==> job 2818 <==
## microprocessor
module microprocessor #(parameter N = 8, ROM_addressBits = 6, RF_addressBits = 3) (
  input  logic                           clk             ,
  input  logic                           rst_n           ,
  input  logic [ 3+2*(RF_addressBits):0] ROM_data        ,
  input  logic [                  N-1:0] SRAM_data       ,
  output logic                           overflowPC      ,
  output logic                           ROM_readEnable  ,
  output logic                           SRAM_readEnable ,
  output logic                           SRAM_writeEnable,
  output logic [    ROM_addressBits-1:0] ROM_address     ,
  output logic [(2**RF_addressBits)-1:0] SRAM_address    ,
  output logic [                  N-1:0] SRAM_data_in
);
Settings: LEC_CHECK=0, ABC_AREA=0, CAP_MARGIN=20, CELL_PAD_IN_SITES_DETAIL_PLACEMENT=0, CORE_ASPECT_RATIO=0.5, CORE_MARGIN=2, CORE_UTILIZATION=71, CTS_CLUSTER_DIAMETER=207, PLACE_DENSITY_LB_ADDON=0.13, SLEW_MARGIN=20, TNS_END_PERCENT=5; clock period 9.41 ns.
run.sh (not shown) runs the stock make flow with config.mk's settings and CLKGATE_MAP_FILE=.
==> inputs of job 7370, as changes to job 2818 <==
==> flow/config.mk (replaced) <==
export PLATFORM = sky130hd
export DESIGN_NAME = microprocessor
export DESIGN_NICKNAME = microprocessor
export VERILOG_FILES = /design/flow/design.v
export SDC_FILE = /design/flow/constraint.sdc
export NUM_CORES = 4
export LEC_CHECK = 0
export CAP_MARGIN = 20
export CORE_MARGIN = 2
export CORE_UTILIZATION = 9
export SLEW_MARGIN = 20
==> flow/constraint.sdc (replaced) <==
create_clock -name core_clock -period 6.16 [get_ports {clk}]
set_input_delay 1.2320 -clock core_clock [delete_from_list [all_inputs] [get_ports {clk}]]
set_output_delay 1.2320 -clock core_clock [all_outputs]
set_load 0.01 [all_outputs]
==> results.tsv <==
stage	metric	value	unit
routing	routedWlPerCell	21.6	um
routing	drt-initial-drc-count	1359	
final_layout	clock_buffers	9	
status	status	finished clean	
pwr	power_density	166	nW/um^2
final_layout	clk_share	3.15	%
Source of the figures above: job 2818

==> results.tsv <==
stage	metric	value	unit
routing	drt-initial-drc-count	761	
synthesis	ys_sh_mux	1.57	%
status	status	finished clean	
pwr	power_density	212	nW/um^2
routing	routedWlPerCell	13.7	um
clock_network	path_clk_slew	0.07	ns
critical_path	cp-end-kind	primary output	
final_layout	clk_share	2.46	%
Source of the figures above: job 7370


========
==> v26: inputs <==
==> flow/design.v <==
parameter ADD     = 4'b0000;
parameter SUB     = 4'b0001;
parameter AND     = 4'b0010;
parameter OR      = 4'b0011;
parameter XOR     = 4'b0100;
parameter NOT     = 4'b0101;
parameter MOV     = 4'b0110;
parameter NOP     = 4'b0111;
parameter LOAD    = 4'b1000;
parameter STORE   = 4'b1001;
parameter LOAD_IM = 4'b1010;
parameter BRN_Z   = 4'b1011;
parameter BRN_N   = 4'b1100;
parameter BRN_O   = 4'b1101;
parameter BRN     = 4'b1110;
module ALU  #(parameter N = 8) (
    input logic clk, arstn, rst, en,
    input logic [2:0] OP, 
    input logic signed [N-1:0] A, 
    input logic signed [N-1:0] B, 
    output logic  [2:0] ONZ,
    output logic signed [N-1:0] Result 
);
logic [2:0] temp_ONZ;
logic signed [N-1:0] temp_result;
always_comb begin
    logic Overflow;
    Overflow = 1'b0;
    case (OP)
        3'b000: begin  
            {Overflow, temp_result} = A + B;
            temp_ONZ[2] = Overflow ^ temp_result[N-1];
            temp_ONZ[1] = temp_result[N-1];
            temp_ONZ[0] = &(~temp_result);
        end
        3'b001: begin  
            {Overflow, temp_result} = A - B;
            temp_ONZ[2] = Overflow ^ temp_result[N-1];
            temp_ONZ[1] = temp_result[N-1];
            temp_ONZ[0] = &(~temp_result);
        end
        3'b010: begin  
            temp_result = A & B;
            temp_ONZ[2] = 0;
            temp_ONZ[1] = temp_result[N-1];
            temp_ONZ[0] = &(~temp_result);
        end
        3'b011: begin  
            temp_result = A | B;
            temp_ONZ[2] = 0;
            temp_ONZ[1] = temp_result[N-1];
            temp_ONZ[0] = &(~temp_result);
        end
        3'b100 : begin  
            temp_result = A ^ B;
            temp_ONZ[2] = 0;
            temp_ONZ[1] = temp_result[N-1];
            temp_ONZ[0] = &(~temp_result);
            end
        3'b101 : begin  
            {Overflow, temp_result} = A + 1;
            temp_ONZ[2] = Overflow ^ temp_result[N-1];
            temp_ONZ[1] = temp_result[N-1];
            temp_ONZ[0] = &(~temp_result);
            end
        3'b110 : begin  
            temp_result = A;
            temp_ONZ[2] = 0;
            temp_ONZ[1] = temp_result[N-1];
            temp_ONZ[0] = &(~temp_result);      
            end
        3'b111 : begin  
            temp_result = B;
            temp_ONZ[2] = 0;
            temp_ONZ[1] = temp_result[N-1];
            temp_ONZ[0] = &(~temp_result);
            end
        default: begin
            temp_ONZ = 3'h0;
            temp_result = 0;
        end
    endcase
end
always_ff @(posedge clk or negedge arstn) begin
    if (!arstn) begin
        Result <= 0;
    end
    else begin
        Result <= temp_result;
    end
end
always_ff @(posedge clk or negedge arstn) begin
    if (!arstn) begin
        ONZ <= 0;
    end 
    else if (rst) begin
        ONZ <= 0;
    end 
    else if (en) begin
        ONZ <= temp_ONZ;
    end
end
endmodule
module RF  #(parameter N = 8, parameter addressBits = 2) ( 
    input logic clk,
    input logic rst_n,
    input logic selectDestinationA,
    input logic selectDestinationB,
    input logic [1:0] selectSource,
    input logic [addressBits-1:0] writeAddress,
    input logic write_en,
    input logic [addressBits-1:0] readAddressA,
    input logic [addressBits-1:0] readAddressB,
    input logic [N-1:0] A, 
    input logic [N-1:0] B, 
    input logic [N-1:0] C, 
    output logic [N-1:0] destination1A,
    output logic [N-1:0] destination2A,
    output logic [N-1:0] destination1B,
    output logic [N-1:0] destination2B
);
    logic [N-1:0] mem [(2**addressBits)-1:0];
    logic [N-1:0] sourceData;
    logic [N-1:0] readA, readB;
    always_ff @(posedge clk, negedge rst_n) begin
        if(!rst_n) begin
            for(int i = 0; i < 2**addressBits; i++) begin
                if (i == 1) begin
                    mem[i] <= -1;
                end else begin
                    mem[i] <= 0;
                end
            end
        end else begin
            for(int i = 0; i < 2**addressBits; i++) begin
                if(write_en && writeAddress == i) begin
                    mem[i] <= sourceData;
                end
            end
        end
    end
    always_comb begin
        case (selectSource)
            2'b00: sourceData = A;
            2'b01: sourceData = B;
            2'b10: sourceData = C;
            default: sourceData = 0;
        endcase
        readA = 0;
        readB = 0;
        for(int i = 0; i < 2**addressBits; i++) begin
            if(readAddressA == i) begin
                readA = mem[i];
            end
            if(readAddressB == i) begin
                readB = mem[i];
            end
        end
        if(selectDestinationA) begin
            destination1A = 0;
            destination2A = readA;
        end else begin
            destination1A = readA;
            destination2A = 0;
        end
        if(selectDestinationB) begin
            destination1B = 0;
            destination2B = readB;
        end else begin
            destination1B = readB;
            destination2B = 0;
        end
    end
endmodule
module FSM #(
  parameter M = 4,  
  parameter N = 4,  
  parameter P = 6   
) (
  input  logic clk,
  input  logic rst_n,
  output logic ov_warning,
  output logic [  1:0] select_source,
  output logic [M-1:0] write_address,
  output logic             write_en,
  output logic [M-1:0] read_address_A, read_address_B,
  output logic select_destination_A, select_destination_B,
  output logic [N-1:0] immediate_value,
  output logic [2:0] OP,
  output logic       s_rst,
  input  logic [2:0] ONZ,
  output logic enable,
  input  logic [4+2*M-1:0] instruction_in,
  output logic              en_read_instr,
  output logic [P-1:0] read_address_instr,
  output logic SRAM_readEnable,
  output logic SRAM_writeEnable
);
parameter ADD     = 4'b0000;
parameter SUB     = 4'b0001;
parameter AND     = 4'b0010;
parameter OR      = 4'b0011;
parameter XOR     = 4'b0100;
parameter NOT     = 4'b0101;
parameter MOV     = 4'b0110;
parameter NOP     = 4'b0111;
parameter LOAD    = 4'b1000;
parameter STORE   = 4'b1001;
parameter LOAD_IM = 4'b1010;
parameter BRN_Z   = 4'b1011;
parameter BRN_N   = 4'b1100;
parameter BRN_O   = 4'b1101;
parameter BRN     = 4'b1110;
enum logic [1:0] { idle = 2'b11, fetch = 2'b00, decode = 2'b01, execute= 2'b10} state, next;
logic [  P-1:0] PC     ;
logic [  P-1:0] PC_next;
logic           ov     ;
logic           ov_reg ;
logic [2*M-1:0] offset ;
logic [3:0]       instruction_code;
logic [M-1:0]     ra, rb;
logic [2:0]       ONZ_next, ONZ_reg;
logic [4+2*M-1:0] instruction_next, instruction_reg;
assign ov_warning = ov_reg;
always @(posedge clk, negedge rst_n) begin
  if (!rst_n) begin
    state <= idle;
  end else begin
    state <= next;
  end
end
always_comb begin
  case (state)
    idle:    next = ov_reg ? idle : fetch;
    fetch:   next = decode;
    decode:  next = execute;
    execute: next = ov ? idle : fetch;
    default: next = idle;
  endcase
end
always_comb begin
  instruction_code     = 0;
  read_address_instr   = PC;
  en_read_instr        = 0;
  enable               = 0;
  read_address_A       = 0;
  read_address_B       = 0;
  OP                   = 0;
  select_destination_A = 0;
  select_destination_B = 0;
  SRAM_readEnable      = 0;
  SRAM_writeEnable     = 0;
  select_source        = 0;
  immediate_value      = 0;
  write_address        = 0;
  write_en             = 0;
  s_rst                = 0;
  PC_next              = PC;
  ONZ_next             = 0;
  ov                   = ov_reg;
  offset               = 1;
  ra                   = 0;
  rb                   = 0;
  instruction_next     = instruction_reg;
  case (state)
    idle: begin
      select_source        = 2'b00;
      write_address        = 0;
      write_en             = 1'b0;
      read_address_A       = 0;    
      read_address_B       = 0;
      select_destination_A = 1'b0;
      select_destination_B = 1'b0;
      immediate_value      = 0;
      OP                   = 3'b000;
      s_rst                = 1'b0;
      enable               = 1'b0;
      en_read_instr        = 1'b0;
      read_address_instr   = PC;
      offset               = 1;
      SRAM_readEnable      = 1'b0;
      SRAM_writeEnable     = 1'b0;
    end
    fetch: begin
      select_source        = 2'b00;
      write_address        = 0;
      write_en             = 1'b0;
      read_address_A       = 0;    
      read_address_B       = 0;
      select_destination_A = 1'b0;
      select_destination_B = 1'b0;
      immediate_value      = 0;
      OP                   = 3'b000;
      s_rst                = 1'b0;
      enable               = 1'b0;
      en_read_instr        = 1'b1;
      read_address_instr   = PC;
    end
    decode: begin 
      ONZ_next         = ONZ;
      instruction_next = instruction_in;
      instruction_code = instruction_in[4+2*M-1:2*M];
      ra               = instruction_in[2*M-1 : M];
      rb               = instruction_in[M-1:0];
      case (instruction_code)
        ADD, SUB, AND, OR, XOR     : begin
          read_address_A       = ra;    
          read_address_B       = rb;
          OP                   = instruction_code[2:0];
          enable               = 1'b1;
        end
        NOT     : begin
          read_address_A       = 1;    
          read_address_B       = rb;
          OP                   = 3'b100;
          enable               = 1'b1;
        end
        MOV     : begin
          read_address_A       = ra;    
          read_address_B       = rb;
          OP                   = 3'b111;
          enable               = 1'b1;
        end
        NOP     : begin
        end
        LOAD    : begin
          read_address_A       = ra;    
          read_address_B       = rb;
          select_destination_A = 1'b1;
          select_destination_B = 1'b1;
          SRAM_readEnable      = 1'b1;
        end
        STORE   : begin
          read_address_A       = rb;    
          read_address_B       = ra;
          select_destination_A = 1'b1;
          select_destination_B = 1'b1;
          SRAM_writeEnable     = 1'b1;
        end
        LOAD_IM : begin
          select_source        = 2'b10;
          write_address        = ra;
          write_en             = 1'b1;
          immediate_value      = $signed(rb);
        end
        BRN_Z, BRN_N, BRN_O, BRN : begin
          s_rst                = 1'b1;
        end
      endcase
    end
    execute: begin
      instruction_code = instruction_reg[4+2*M-1:2*M];
      ra               = instruction_reg[2*M-1 : M];
      rb               = instruction_reg[M-1:0];
      case (instruction_code)
        ADD, SUB, AND, OR, XOR, NOT, MOV: begin
          select_source        = 2'b00;
          write_address        = ra;
          write_en             = 1'b1;
          enable               = 1'b0;
          {ov,PC_next}         = PC+1;          
        end
        NOP     : begin
          {ov,PC_next}         = PC+1; 
        end
        LOAD    : begin
          select_source        = 2'b01;
          write_address        = ra;
          write_en             = 1'b1;
          {ov,PC_next}         = PC+1;
        end
        STORE   : begin
          {ov,PC_next}         = PC+1;
        end
        LOAD_IM : begin
          {ov,PC_next}         = PC+1;
        end
        BRN_Z   : begin
          s_rst = 0;
          if(ONZ_reg[0] == 1) 
            offset  = {ra, rb};
          else 
            offset = 1;
          if (offset[2*M-1]==1) begin
            {ov,PC_next} = PC - offset[2*M-2:0];
          end else begin
            {ov,PC_next} = PC + offset[2*M-2:0];
          end
        end
        BRN_N : begin
          s_rst = 0;
          if(ONZ_reg[1] == 1) 
            offset  = {ra, rb};
          else 
            offset = 1;
          if (offset[2*M-1]==1) begin
            {ov,PC_next} = PC - offset[2*M-2:0];
          end else begin
            {ov,PC_next} = PC + offset[2*M-2:0];
          end
        end
        BRN_O   : begin
          s_rst = 0;
          if(ONZ_reg[2] == 1) 
            offset  = {ra, rb};
          else 
            offset = 1;
          if (offset[2*M-1]==1) begin
            {ov,PC_next} = PC - offset[2*M-2:0];
          end else begin
            {ov,PC_next} = PC + offset[2*M-2:0];
          end
        end
        BRN     : begin
          s_rst  = 0;
          offset = {ra, rb};
          if (offset[2*M-1]==1) begin
            {ov,PC_next} = PC - offset[2*M-2:0];
          end else begin
            {ov,PC_next} = PC + offset[2*M-2:0];
          end
        end
      endcase
    end
  endcase
end
always_ff @(posedge clk, negedge rst_n) begin
  if (!rst_n) begin
    instruction_reg <= 0;
    ONZ_reg         <= 0;
    ov_reg          <= 0;
    PC              <= 0;
  end else begin
    instruction_reg <= instruction_next;
    ONZ_reg         <= ONZ_next;
    ov_reg          <= ov;
    PC              <= PC_next;
  end
end
endmodule
module microprocessor #(parameter N = 8, ROM_addressBits = 6, RF_addressBits = 3) (
  input  logic                           clk             ,
  input  logic                           rst_n           ,
  input  logic [ 3+2*(RF_addressBits):0] ROM_data        ,
  input  logic [                  N-1:0] SRAM_data       ,
  output logic                           overflowPC      ,
  output logic                           ROM_readEnable  ,
  output logic                           SRAM_readEnable ,
  output logic                           SRAM_writeEnable,
  output logic [    ROM_addressBits-1:0] ROM_address     ,
  output logic [(2**RF_addressBits)-1:0] SRAM_address    ,
  output logic [                  N-1:0] SRAM_data_in
);
  logic RF_selectDestA, RF_selectDestB, RF_writeEnable;
  logic [1:0] RF_selectSource;
  logic [RF_addressBits-1:0] RF_writeAddress, RF_readAddressA, RF_readAddressB;
  logic [N-1:0] RF_AluRes, RF_Im, RF_destAluA, RF_destAluB;
  RF #(.N(N), .addressBits(RF_addressBits)) rf (
    clk,
    rst_n,
    RF_selectDestA,
    RF_selectDestB,
    RF_selectSource,
    RF_writeAddress,
    RF_writeEnable,
    RF_readAddressA,
    RF_readAddressB,
    RF_AluRes, SRAM_data, RF_Im,
    RF_destAluA, SRAM_data_in, RF_destAluB, SRAM_address);
  logic ALU_rst, ALU_en;
  logic [2:0] ALU_OP, ALU_ONZ;
  ALU #(N) alu (
    clk,
    rst_n,
    ALU_rst,
    ALU_en,
    ALU_OP,
    RF_destAluA,
    RF_destAluB,
    ALU_ONZ,
    RF_AluRes
  );
  FSM #(.N(N), .M(RF_addressBits), .P(ROM_addressBits)) fsm (
    clk,
    rst_n,
    overflowPC,
    RF_selectSource,
    RF_writeAddress,
    RF_writeEnable,
    RF_readAddressA,
    RF_readAddressB,
    RF_selectDestA,
    RF_selectDestB,
    RF_Im,
    ALU_OP,
    ALU_rst,
    ALU_ONZ,
    ALU_en,
    ROM_data,
    ROM_readEnable,
    ROM_address,
    SRAM_readEnable,
    SRAM_writeEnable
  );
endmodule
==> flow/run.sh <==
#!/bin/bash
# the make line also repeats each setting of config.mk as NAME=value (left out here)
make -C /OpenROAD-flow-scripts/flow DESIGN_CONFIG=/design/flow/config.mk WORK_HOME=/design/flow/orfs CLKGATE_MAP_FILE= finish
==> flow/config.mk <==
export PLATFORM = sky130hd
export DESIGN_NAME = microprocessor
export DESIGN_NICKNAME = microprocessor
export VERILOG_FILES = /design/flow/design.v
export SDC_FILE = /design/flow/constraint.sdc
export NUM_CORES = 4
export LEC_CHECK = 0
export ABC_AREA = 1
export CAP_MARGIN = 20
export CORE_MARGIN = 2
export CORE_UTILIZATION = 72
export PLACE_DENSITY = 0.65
export SETUP_SLACK_MARGIN = -0.13
export SLEW_MARGIN = 20
==> flow/constraint.sdc <==
create_clock -name core_clock -period 4.3 [get_ports {clk}]
set_input_delay 0.8600 -clock core_clock [delete_from_list [all_inputs] [get_ports {clk}]]
set_output_delay 0.8600 -clock core_clock [all_outputs]
set_load 0.01 [all_outputs]
==> v7: changes against v26 <==
- ABC_AREA: 1 -> unset
- CORE_ASPECT_RATIO: unset -> 1.83
- CORE_UTILIZATION: 72 -> 26
- PLACE_DENSITY: 0.65 -> unset
- PLACE_DENSITY_LB_ADDON: unset -> 0.14
- SETUP_SLACK_MARGIN: -0.13 -> unset
==> flow/constraint.sdc (replaced) <==
create_clock -name core_clock -period 6.0 [get_ports {clk}]
set_input_delay 1.2000 -clock core_clock [delete_from_list [all_inputs] [get_ports {clk}]]
set_output_delay 1.2000 -clock core_clock [all_outputs]
set_load 0.01 [all_outputs]
==> results <==
metric                                                                               v7                     v26
HPWL reported at the end of detailed placement                                 30.96 mm                22.11 mm
Pre-CTS worst setup slack                                                    -0.2115 ns              -0.8686 ns
Width of the chip                                                              138.0 µm                111.9 µm
Post-Synthesis Mean Instance Area                                             7.750 µm²               6.974 µm²
CTS resizes                                                                           3                      47
CORE AREA                                                                    32,290 µm²              11,370 µm²
Synthesized-area fraction occupied by ao, oa, aoi and oai cells                  29.20%                  17.75%
Netlist area before placement                                                  8548 µm²                8383 µm²
Placed cell count                                                                 1,620                   1,531
Placement row count                                                                  89                      39
Yosys cell count                                                                  1,103                   1,202
MUX share of area                                                                1.566%                      0%
Die outline height                                                             249.3 µm                111.9 µm
Simple-gate share of the synthesized area                                        22.20%                  29.69%
Initial core utilization                                                         26.47%                  73.73%
Total setup buffers inserted after CTS                                                0                       7
Weighted congestion reported at the end of routability-driven placement          0.9875                   1.085
Placed standard-cell area                                                    10,200 µm²              10,140 µm²
Xor/xnor share                                                                   3.689%                  3.134%
Distinct cell type count after synthesis                                             86                      55
Run status                                                               finished clean  stopped before the end
Last stage reached                                                                    -                 5_1_grt
Net count of the mapped netlist                                                   1,182                   1,281
Die Area                                                                     34,410 µm²              12,520 µm²
No activity file was given, so power comes from the tool's default toggle rates.
